Setup of run A:
## div_iter
module div_iter (
  input div_clk,
  input resetn,
  input div,
  input div_signed,
  input [31:0] x,
  input [31:0] y,
  output [31:0]s,
  output [31:0] r,
  output reg complete
  );
  wire s_sign;
  wire r_sign;
  wire [31:0] x_abs;
  wire [31:0] y_abs;
  assign s_sign = div_signed ? (x[31] ^ y[31]) : 1'b0;
  assign r_sign = div_signed ? x[31] : 1'b0;
  assign x_abs  = div_signed ? (x[31] ? ~x + 32'd1 : x) : x;
  assign y_abs  = div_signed ? (y[31] ? ~y + 32'd1 : y) : y;
  wire [63:0] op_x_tmp;
  wire [32:0] op_x_high;
  wire        op_x_update;
  wire [32:0] sub_res;
  wire [31:0] r_tmp;
  wire [31:0] s_tmp1;
  reg  [63:0] op_x;
  reg  [32:0] op_y;
  reg  [5:0]  count;
  reg  [31:0] s_tmp;
  always @ ( posedge div_clk )
  begin
    if(!resetn)
    begin
      complete <= 1'b0;
      count    <= 6'd0;
      s_tmp    <= 32'd0;
    end
    else if(div&&!complete)
    begin
      if(count == 6'd0)
      begin
        op_x <= {32'd0,x_abs};
        op_y <= {1'b0,y_abs};
      end
      else if(op_x_update)
      begin
        op_x <= {sub_res,op_x_tmp[30:0]};
      end
      else if(!op_x_update)
        op_x <= op_x_tmp;
      count <= count == 6'd32 ? 6'd0 : count + 6'd1;
      complete <= count == 6'd32 ? 1'b1 : complete;
      s_tmp <= {s_tmp1[31:1],op_x_update};
    end
    else if(complete)
      complete <= 1'b0;
  end
assign s_tmp1 = (count == 6'd0) ? s_tmp : s_tmp << 1;
assign op_x_tmp = (count == 6'd0 || count == 6'd1) ? op_x : op_x << 1;
assign op_x_high = op_x_tmp[63:31];
assign sub_res = op_x_high + ~op_y + 1;
assign op_x_update = ~sub_res[32];
assign r_tmp = complete ? op_x[62:31] : 32'd0;
assign s = div_signed ? (s_sign ? ~s_tmp + 32'd1 : s_tmp) : s_tmp;
assign r = div_signed ? (r_sign ? ~r_tmp + 32'd1 : r_tmp) : r_tmp;
endmodule  
make LEC_CHECK=0 CAP_MARGIN=20 CELL_PAD_IN_SITES_GLOBAL_PLACEMENT=2 CORE_ASPECT_RATIO=1.81 CORE_MARGIN=7 CORE_UTILIZATION=40 CTS_CLUSTER_DIAMETER=314 CTS_CLUSTER_SIZE=46 PLACE_DENSITY=0.41 SLEW_MARGIN=20 TNS_END_PERCENT=5 finish   # period 5.0 ns
run.sh (not shown) runs the stock make flow with config.mk's settings and CLKGATE_MAP_FILE=.
Here is what was changed in the inputs of run B compared with run A.
Settings: CTS_CLUSTER_DIAMETER removed (was 314); CTS_CLUSTER_SIZE removed (was 46); CORE_MARGIN changed from 7 to 2; CORE_UTILIZATION changed from 40 to 53; PLACE_DENSITY removed (was 0.41); CORE_ASPECT_RATIO removed (was 1.81); CELL_PAD_IN_SITES_GLOBAL_PLACEMENT removed (was 2); TNS_END_PERCENT removed (was 5); the clock period (ns, I/O delays scaled along) changed from 5.0 to 4.72.
### Flow results
- Compared with run A, in run B tally of clock buffers in the finished layout decreased 4; fraction of area in registers closely matched the old numbers; relative contribution of the clock network to total power has increased.
diff inputs: run B => run C
Settings: a change of CORE_UTILIZATION from 53 to 40; an added GPL_ROUTABILITY_DRIVEN of 0; an added PLACE_DENSITY of 0.47; a change of the clock period (ns, I/O delays scaled along) from 4.72 to 5.0.
Findings:
Result for run C and run B: all clean. Compared with run B, run C shows area of the die that has gone up by more than a quarter. Run C vs run B, first-pass GRT wire length went up by about 7%. Between run C and run B, number of buffers outside the clock class in the layout is lower for run C, run B comes in above that. Total via count after detailed routing delta (run C − run B): favourable. Route | run C vs run B | wire longer in run C. Run C leaves more setup margin than run B. Re tally of filler cells in the layout: run C is 769 up on run B.
Inputs modified between run C and run D:
Settings: PLACE_DENSITY removed (was 0.47); GPL_ROUTABILITY_DRIVEN removed (was 0); CORE_UTILIZATION changed from 40 to 56; the clock period (ns, I/O delays scaled along) changed from 5.0 to 1.89.
[summary]
Run D: aborted in 5_1_grt (tool error). Synthesized instance count delta (run C -> run D): insignificant. Placed standard-cell area: run D > run C. Area enclosed by the die boundary sits lower in run D than in run C.
--- input diff run D..run E ---
Settings: CTS_CLUSTER_DIAMETER now 205, previously not set; PLACE_DENSITY now 0.81, previously not set; CORE_UTILIZATION now 72, was 56; ABC_AREA now 1, previously not set; the clock period (ns, I/O delays scaled along) now 4.4, was 1.89.
[summary]
Run E completed every stage of the flow, and the final layout passed the timing, design-rule and antenna checks.
Relative to run D, post-synthesis share of cell area spent on xor and xnor gates has decreased by 3.6 points in run E.
Taking run D as the reference point, the vertical die size of run E falls by 8.5 µm.
Summary of run E over run D: die area lost about 12%, cell count after placement picked up an extra 10%.
Per the comparison of run E with run D, initial core utilization now sits higher, share of synthesized area occupied by flip-flops and latches fell by 4.1 points.
In the tables for run E and run D, post-synthesis average cell area reads lower with run E.
In the reports for run E and run D, the larger adder-cell area share of the yosys netlist belongs to run D.
Relative to run D, Yosys chip area has gone up in run E.
[compare] base=run D new=run E: synthesized netlist net count +about 40%; area after synthesis higher.
#### Input delta (run F over run E)
Settings: ABC_AREA: 1 -> unset; CTS_CLUSTER_DIAMETER: 205 -> unset; HOLD_SLACK_MARGIN: unset -> 0.3; CTS_CLUSTER_SIZE: unset -> 36; PLACE_DENSITY: 0.81 -> unset; the clock period (ns, I/O delays scaled along): 4.4 -> 4.13.
No final results exist for run F, since it was stopped by error GRT-0232 during 5_1_grt. Per the comparison of run F with run E, XOR/XNOR share of the synthesized area increased 3.6 points, die boundary width decreased 7.5 µm. Sink count of the clock tree: run E vs run F — no meaningful difference. Taking run E as 1.0, run F lands at 0.71 on post-synthesis cell count. Diff run E -> run F: buffers inserted during post-CTS setup optimization moved up; core outline area moved down; combined area of all synthesized cells moved down.

Starting RTL as in the previous note.
Settings: LEC_CHECK=0, ABC_AREA=1, CAP_MARGIN=20, CORE_MARGIN=2, CORE_UTILIZATION=72, CTS_CLUSTER_DIAMETER=373, CTS_CLUSTER_SIZE=95, PLACE_DENSITY=0.38, SETUP_SLACK_MARGIN=0.41, SLEW_MARGIN=20, TNS_END_PERCENT=5; clock period 1.71 ns.
The first run never finished: it broke off in detailed placement (3_5_place_dp) on DPL-0038.
==> next run, changes <==
- ABC_AREA: 1 -> unset
- CTS_CLUSTER_DIAMETER: 373 -> unset
- CTS_CLUSTER_SIZE: 95 -> unset
- PLACE_DENSITY: 0.38 -> 0.92
- SETUP_SLACK_MARGIN: 0.41 -> unset
- TNS_END_PERCENT: 5 -> unset
- clock period: 1.71 -> 4.4 ns (I/O delays scaled with it)
Outcome: Now the flow finished with negative setup slack left. Synthesized area falls by roughly a tenth. Synthesized cell count falls by a quarter to a third. Die area falls by roughly a tenth.
==> next run, changes <==
- CTS_CLUSTER_DIAMETER: unset -> 202
- CTS_CLUSTER_SIZE: unset -> 36
- PLACE_DENSITY: 0.92 -> 0.82
- clock period: 4.4 -> 4.13 ns (I/O delays scaled with it)
With this change the flow did not get past global routing (5_1_grt) with GRT-0232.
Die area does not change.
Synthesized cell count does not change.
Synthesized area stays the same.
==> next run, changes <==
- CORE_UTILIZATION: 72 -> 58
- CTS_CLUSTER_DIAMETER: 202 -> unset
- CTS_CLUSTER_SIZE: 36 -> unset
- PLACE_DENSITY: 0.82 -> unset
- clock period: 4.13 -> 2.62 ns (I/O delays scaled with it)
Result: The changed run finished but fails on negative setup slack. Synthesized area does not change. Die size rose by about 23%. Synthesized cell count is unchanged.
==> next run, changes <==
- CORE_UTILIZATION: 58 -> 72
- CTS_CLUSTER_SIZE: unset -> 36
- PLACE_DENSITY: unset -> 0.82
- clock period: 2.62 -> 3.99 ns (I/O delays scaled with it)
=> With this change the flow ended with an error in global routing (5_1_grt), error DPL-0038. Synthesized area stays the same. Synthesized cell count is unchanged. Die area shrinks by about a fifth.
==> next run, changes <==
- ABC_AREA: unset -> 1
- CTS_CLUSTER_DIAMETER: unset -> 373
- CTS_CLUSTER_SIZE: 36 -> 95
- PLACE_DENSITY: 0.82 -> 0.38
- clock period: 3.99 -> 1.71 ns (I/O delays scaled with it)
Result:
- This time the run died in detailed placement (3_5_place_dp)
- synthesized cell count grows by 42%
- die area grows by about 13%
- synthesized area grows by 13%

JK:
div_iter again, from the RTL that the note above started with.
make LEC_CHECK=0 ABC_AREA=1 CAP_MARGIN=20 CELL_PAD_IN_SITES_DETAIL_PLACEMENT=2 CELL_PAD_IN_SITES_GLOBAL_PLACEMENT=1 CORE_ASPECT_RATIO=0.5 CORE_MARGIN=2 CORE_UTILIZATION=48 CTS_CLUSTER_SIZE=45 GPL_ROUTABILITY_DRIVEN=1 GPL_TIMING_DRIVEN=1 MAX_ROUTING_LAYER=met4 MIN_ROUTING_LAYER=met2 PLACE_DENSITY=0.4 SETUP_SLACK_MARGIN=1.2 SLEW_MARGIN=30 TNS_END_PERCENT=30 finish   # period 7.6 ns
For JK, the flow was terminated by a tool error in 3_5_place_dp and produced no final design.
Input-level comparison between MS and JK:
- removing CORE_ASPECT_RATIO (formerly 0.5)
- changing GPL_ROUTABILITY_DRIVEN from 1 to 0
- removing CTS_CLUSTER_SIZE (formerly 45)
- removing CELL_PAD_IN_SITES_GLOBAL_PLACEMENT (formerly 1)
- removing MAX_ROUTING_LAYER (formerly met4)
- changing SLEW_MARGIN from 30 to 20
- removing TNS_END_PERCENT (formerly 30)
- removing PLACE_DENSITY (formerly 0.4)
- removing GPL_TIMING_DRIVEN (formerly 1)
- changing CORE_UTILIZATION from 48 to 40
- removing ABC_AREA (formerly 1)
- removing MIN_ROUTING_LAYER (formerly met2)
- removing SETUP_SLACK_MARGIN (formerly 1.2)
- changing the clock period (ns, I/O delays scaled along) from 7.6 to 5.0
Notes after the runs:
Final checks on MS, whose flow otherwise completed, came back failing, citing negative setup slack.
JK → MS: mean instance size in the synthesized netlist higher, synthesized instance count went down by about 30%, post-synthesis share of cell area spent on full adders, half adders and majority gates increased by 0.56 points relative to the old numbers.
Compared to JK, MS has area inside the core boundary about 5.6% higher.
Sequential-to-total area share from yosys stat: MS vs JK up 4.1 points
JK → MS: fraction of the mapped netlist area in compound gates climbed 5.8 points; area of the die climbed about 6%; combined area of all synthesized cells dropped 11%.
Compared with JK, net count entering floorplan in MS decreased by more than a quarter.
Setup changes, MS to AL
- GPL_ROUTABILITY_DRIVEN no longer set, was 0
- CELL_PAD_IN_SITES_DETAIL_PLACEMENT no longer set, was 2
- the clock period (ns, I/O delays scaled along) now 4.72, was 5.0
==> comparison <==
- AL completed every stage of the flow, and the final layout passed the timing, design-rule and antenna checks.
- AL vs MS: overall power of the completed layout down by a little under 10%
- Share of the clock period used by the worst path after layout in AL is 7.9 points below MS.
- Per the comparison of AL with MS, proportion of final cell area spent on non-clock buffers now sits lower, critical-path maximum fanout higher.
- Run comparison: AL peak-usage layer in the global routing report met1; MS peak-usage layer in the global routing report met2
- Delta (AL minus MS): wire length of the first global-routing pass lost 42%, combinational cell fraction of total power lost 4.7 points, sequential share of layout area picked up an extra 0.18 points.

The RTL this note starts from:
==> flow/design.v <==
`timescale 1ns / 1ps
module div_iter (
  input div_clk,
  input resetn,
  input div,
  input div_signed,
  input [31:0] x,
  input [31:0] y,
  output [31:0]s,
  output [31:0] r,
  output reg complete
  );
  wire s_sign;
  wire r_sign;
  wire [31:0] x_abs;
  wire [31:0] y_abs;
  assign s_sign = div_signed ? (x[31] ^ y[31]) : 1'b0;
  assign r_sign = div_signed ? x[31] : 1'b0;
  assign x_abs  = div_signed ? (x[31] ? ~x + 32'd1 : x) : x;
  assign y_abs  = div_signed ? (y[31] ? ~y + 32'd1 : y) : y;
  wire [63:0] op_x_tmp;
  wire [32:0] op_x_high;
  wire        op_x_update;
  wire [32:0] sub_res;
  wire [31:0] r_tmp;
  wire [31:0] s_tmp1;
  reg  [63:0] op_x;
  reg  [32:0] op_y;
  reg  [5:0]  count;
  reg  [31:0] s_tmp;
  always @ ( posedge div_clk )
  begin
    if(!resetn)
    begin
      complete <= 1'b0;
      count    <= 6'd0;
      s_tmp    <= 32'd0;
    end
    else if(div&&!complete)
    begin
      if(count == 6'd0)
      begin
        op_x <= {32'd0,x_abs};
        op_y <= {1'b0,y_abs};
      end
      else if(op_x_update)
      begin
        op_x <= {sub_res,op_x_tmp[30:0]};
      end
      else if(!op_x_update)
        op_x <= op_x_tmp;
      count <= count == 6'd32 ? 6'd0 : count + 6'd1;
      complete <= count == 6'd32 ? 1'b1 : complete;
      s_tmp <= {s_tmp1[31:1],op_x_update};
    end
    else if(complete)
      complete <= 1'b0;
  end
assign s_tmp1 = (count == 6'd0) ? s_tmp : s_tmp << 1;
assign op_x_tmp = (count == 6'd0 || count == 6'd1) ? op_x : op_x << 1;
assign op_x_high = op_x_tmp[63:31];
assign sub_res = op_x_high + ~op_y + 1;
assign op_x_update = ~sub_res[32];
assign r_tmp = complete ? op_x[62:31] : 32'd0;
assign s = div_signed ? (s_sign ? ~s_tmp + 32'd1 : s_tmp) : s_tmp;
assign r = div_signed ? (r_sign ? ~r_tmp + 32'd1 : r_tmp) : r_tmp;
endmodule  
export LEC_CHECK = 0
export CAP_MARGIN = 20
export CORE_ASPECT_RATIO = 1.38
export CORE_MARGIN = 7
export CORE_UTILIZATION = 40
export CTS_CLUSTER_DIAMETER = 314
export CTS_CLUSTER_SIZE = 46
export SLEW_MARGIN = 20
export TNS_END_PERCENT = 5
create_clock -name core_clock -period 5.0 [get_ports {div_clk}]
==> next run, changes <==
CORE_UTILIZATION = 66   (was 40)
PLACE_DENSITY = 0.35   (was unset)
Clock skew increases by 0.0047 ns.
Worst hold slack gets worse by 0.0085 ns.
Setup slack gets worse by 0.017 ns.
Sequential cell count does not change.
Via count increases by a few percent.
Core utilization increases by 31 points.
Sequential share of layout area increases by 0.55 points.
==> next run, changes <==
CORE_ASPECT_RATIO = 0.5   (was 1.38)
SETUP_SLACK_MARGIN = -0.07   (was unset)
Effect:
- die size is higher by 0.87%
- cell count rises by 0.97%
- register-to-register slack loses 0.14 ns
- wire length increases by 16%
- design area went up by 0.87%
- critical path depth is unchanged
- clock skew hardly moves
- first-iteration DRC count rose by 14%
- setup slack is worse by 0.060 ns
==> next run, changes <==
CORE_UTILIZATION = 40   (was 66)
PLACE_DENSITY = unset   (was 0.35)
PLACE_DENSITY_LB_ADDON = 0.02   (was unset)
SETUP_SLACK_MARGIN = -0.28   (was -0.07)
Outcome:
- The new run completed without violations
- clock skew is about the same
- routed wire length hardly moves
- worst setup slack is worse by 0.034 ns
- utilization goes down by 31 points
- flip-flop count stays the same
- worst hold slack is better by 0.0062 ns
- power goes down by 1.5%
- maximum frequency goes down by 0.71%
- via count goes down by 5.8%
- die area goes up by 57%

RTL: the design.v shown in full above, as it stands there.
clock: 4.04 ns
lec_check: 0
abc_area: 0
cap_margin: 20
cell_pad_in_sites_global_placement: 0
core_aspect_ratio: 1.23
core_margin: 8
core_utilization: 45
cts_cluster_diameter: 238
cts_cluster_size: 80
gpl_routability_driven: 0
gpl_timing_driven: 1
hold_slack_margin: 0.13
place_density: 0.39
setup_slack_margin: 0.56
slew_margin: 20
tns_end_percent: 40
Rerun with:
ABC_AREA = 1   (was 0)
CORE_MARGIN = 2   (was 8)
CORE_UTILIZATION = 70   (was 45)
CTS_CLUSTER_DIAMETER = default   (was 238)
HOLD_SLACK_MARGIN = 0.29   (was 0.13)
PLACE_DENSITY = default   (was 0.39)
PLACE_DENSITY_LB_ADDON = 0.15   (was default)
SETUP_SLACK_MARGIN = default   (was 0.56)
clock period = 4.49 ns   (was 4.04 ns; I/O delays follow)
Result: Synthesized cell count rose by 42%. Combinational power came out lower by 11%. Wire length increases by 4.3%. Cell area falls by 3.6%.
Rerun with:
CORE_UTILIZATION = 69   (was 70)
CTS_CLUSTER_DIAMETER = 201   (was default)
HOLD_SLACK_MARGIN = 0.13   (was 0.29)
PLACE_DENSITY_LB_ADDON = 0.19   (was 0.15)
clock period = 3.61 ns   (was 4.49 ns; I/O delays follow)
=> With this change the flow finished but fails on negative setup slack; maximum frequency rises by roughly a tenth; area after synthesis is unchanged; power climbs by well over a third; count of clock-buffer cells in the layout is lower by 3; global-route usage is higher by 1.7 points; final area came out higher by a few percent; setup slack is worse by 0.43 ns; register-to-register slack got worse by 0.43 ns; wire length went up by a quarter to a third; clock power goes up by well over a third.
Rerun with:
ABC_AREA = 0   (was 1)
CORE_ASPECT_RATIO = 1.94   (was 1.23)
CORE_MARGIN = 8   (was 2)
CORE_UTILIZATION = 45   (was 69)
CTS_CLUSTER_DIAMETER = 238   (was 201)
PLACE_DENSITY = 0.39   (was default)
PLACE_DENSITY_LB_ADDON = default   (was 0.19)
SETUP_SLACK_MARGIN = 0.12   (was default)
clock period = 4.04 ns   (was 3.61 ns; I/O delays follow)
Effect:
- The new run completed with no timing, DRC or antenna violations
- critical path depth decreases by 12
- clock skew stays flat
- die area increases by 58%
- routed wire length decreases by 21%
- cell area decreases by 4.8%
- non-clock buffer count increases by 70
- utilization decreases by 27 points
- clock power decreases by 13%
- first-iteration DRC count decreases by 74%
- worst hold slack got worse by 0.028 ns
Rerun with:
ABC_AREA = 1   (was 0)
CAP_MARGIN = 0   (was 20)
CORE_ASPECT_RATIO = 1.23   (was 1.94)
CORE_MARGIN = 2   (was 8)
CORE_UTILIZATION = 67   (was 45)
CTS_CLUSTER_DIAMETER = default   (was 238)
HOLD_SLACK_MARGIN = 0.29   (was 0.13)
PLACE_DENSITY = default   (was 0.39)
PLACE_DENSITY_LB_ADDON = 0.15   (was default)
SETUP_SLACK_MARGIN = default   (was 0.12)
clock period = 3.48 ns   (was 4.04 ns; I/O delays follow)
Result:
- With this change the flow completed and failed the layout checks on negative setup slack
- power climbs by 30%
- synthesized cell count went up by 42%
- via count went up by 35%
- global-route usage is higher by 14 points
Power and IR drop assume default switching activity.
